## run 1
## DE2_115_Project_Top
module DE2_115_Project_Top (
    input  wire        CLOCK_50,
    input  wire        RST,       
    input  wire [3:0]  KEY,       
    input  wire [17:0] SW,        
    output wire [7:0]  LCD_DATA,
    output wire        LCD_RS,
    output wire        LCD_RW,
    output wire        LCD_EN,
    output wire        LCD_ON,   
    output wire        LCD_BLON
);
    assign LCD_ON   = 1'b1;
    assign LCD_BLON = 1'b1;
    wire        cpu_lcd_start;
    wire [2:0]  cpu_lcd_opcode;
    wire [3:0]  cpu_lcd_reg_idx;
    wire [15:0] cpu_lcd_value;
    wire        lcd_is_busy;
    wire system_reset;          
    wire is_splash_screen;  
    wire is_shutdown_screen;  
    wire button_power = !KEY[0];
    wire button_send  = !KEY[1];
    module_mini_cpu cpu (
        .clk(CLOCK_50),
        .rst(RST),
        .button_power(button_power),
        .button_send(button_send),
        .switches(SW),
        .system_reset_out(system_reset),
        .show_splash_req(is_splash_screen),
        .force_blank_req(is_shutdown_screen),
        .lcd_start(cpu_lcd_start),
        .lcd_opcode(cpu_lcd_opcode),
        .lcd_reg_index(cpu_lcd_reg_idx),
        .lcd_value(cpu_lcd_value),
        .lcd_busy(lcd_is_busy)
    );
    lcd_controller display_ctrl (
        .clk(CLOCK_50),
        .rst(system_reset),         
        .start_update(cpu_lcd_start),
        .mode_splash(is_splash_screen),
        .mode_blank(is_shutdown_screen),
        .instruction_opcode(cpu_lcd_opcode),
        .register_index(cpu_lcd_reg_idx),
        .register_value(cpu_lcd_value),
        .busy_flag(lcd_is_busy),
        .lcd_data(LCD_DATA),
        .lcd_rs(LCD_RS),
        .lcd_rw(LCD_RW),
        .lcd_e(LCD_EN)
    );
endmodule
Size: ~4600 cells after synthesis, roughly 520 flip-flops, roughly 36000 µm² of cells after synthesis.
clock: 5.76 ns
lec_check: 0
abc_area: 1
cap_margin: 10
cell_pad_in_sites_detail_placement: 2
cell_pad_in_sites_global_placement: 1
core_aspect_ratio: 0.57
core_margin: 2
core_utilization: 58
cts_cluster_diameter: 169
cts_cluster_size: 94
gpl_routability_driven: 1
gpl_timing_driven: 1
hold_slack_margin: -0.01
min_routing_layer: met2
place_density_lb_addon: 0.18
slew_margin: 0
tns_end_percent: 55
run.sh (not shown) runs the stock make flow with config.mk's settings and CLKGATE_MAP_FILE=.
Stage in which a tool error killed run 1: detailed placement.
--- input diff run 1..run 2 ---
Settings: CAP_MARGIN now 20, was 10; ABC_AREA no longer set, was 1; CTS_CLUSTER_DIAMETER no longer set, was 169; GPL_TIMING_DRIVEN no longer set, was 1; CTS_CLUSTER_SIZE no longer set, was 94; GPL_ROUTABILITY_DRIVEN no longer set, was 1; CELL_PAD_IN_SITES_GLOBAL_PLACEMENT no longer set, was 1; PLACE_DENSITY_LB_ADDON no longer set, was 0.18; CORE_UTILIZATION now 66, was 58; MIN_ROUTING_LAYER no longer set, was met2; CELL_PAD_IN_SITES_DETAIL_PLACEMENT no longer set, was 2; HOLD_SLACK_MARGIN no longer set, was -0.01; SLEW_MARGIN now 20, was 0; SETUP_SLACK_MARGIN now 3.63, previously not set; CORE_ASPECT_RATIO no longer set, was 0.57; TNS_END_PERCENT no longer set, was 55; the clock period (ns, I/O delays scaled along) now 13.6, was 5.76.
Notes after the runs:
Summary of the comparison: die span in x is lower in run 2, relative to run 1. The weighted congestion reported at the end of routability-driven placement of run 2 falls short of that of run 1 by 0.16. When run 2 is measured against run 1, its die area turns out 11% lower. Min simple-gate area share of the yosys netlist across run 1 and run 2: run 2. In run 2, row count is higher than in run 1. The standard cell core area in run 2 sits 6900 µm² below the value recorded for run 1. Run 2: all stages complete, timing, DRC and antenna checks passed. Per the comparison of run 2 with run 1, count of flip-flops with a built-in enable after synthesis ~0 delta, proportion of synthesized area in mux cells now sits higher. Run 2 vs run 1 on yosys-reported design area after synthesis: run 2 is the higher one. Starting density of the core: lower on run 1.
The following lists how run 3 was set up differently from run 2:
Settings: PLACE_DENSITY_LB_ADDON now 0.06, previously not set; SETUP_SLACK_MARGIN no longer set, was 3.63; CTS_CLUSTER_DIAMETER now 250, previously not set; CORE_UTILIZATION now 72, was 66; ABC_AREA now 1, previously not set; the clock period (ns, I/O delays scaled along) now 6.82, was 13.6.
[flow] run 3 | stages: complete | final checks: fail | reason: setup timing. Per the final summary, run 2 finished and its layout is clean on timing, DRC and antenna. NOTE: final cell count in run 3 exceeds that of run 2. The lower part of the power in the clock network of run 2 and run 3 is in run 3. Relative to run 2, combinational share of power has gone up in run 3. Looking at global-route wire length before repair across run 2 and run 3, the one that comes out lower is run 2. | global router's overall resource usage | higher: run 3 |.
#### Input delta (run 4 over run 3)
Settings: SETUP_SLACK_MARGIN: unset -> -0.8; CORE_UTILIZATION: 72 -> 70; PLACE_DENSITY_LB_ADDON: 0.06 -> unset; CTS_CLUSTER_DIAMETER: 250 -> unset; ABC_AREA: 1 -> unset; the clock period (ns, I/O delays scaled along): 6.82 -> 8.44.
==> results <==
- What the final checks of run 4 revealed, after a flow that finished every stage, was a layout that fails on setup timing.
- Run 3 ended up with flop to flop as its path class of the lowest-slack min-delay path; run 4 ended up with flop to async pin.
- Measured against each other, run 4 and run 3 differ in part of the total power dissipated in combinational logic, the higher figure coming from run 3.
- Per the comparison of run 4 with run 3, number of nets in the finished design shrank by 1149; routed wire length shrank by about 5.4%; global routing met2 resource utilization shrank by 3.6 points; layout inverter count without the clock tree shrank by 74%.
- Diff run 3 -> run 4 | die size | increase of 2200 µm²
- Run 4 packs its core more loosely than run 3.
- Min final-layout non-clock buffer area share across run 4 and run 3: run 4
- The total non-filler cell area in the finished layout in run 4 was lower than what run 3 gave.
- Run 4 reports a higher mux cell area share after synthesis than run 3 does.
No activity file was given, so power comes from the tool's default toggle rates.
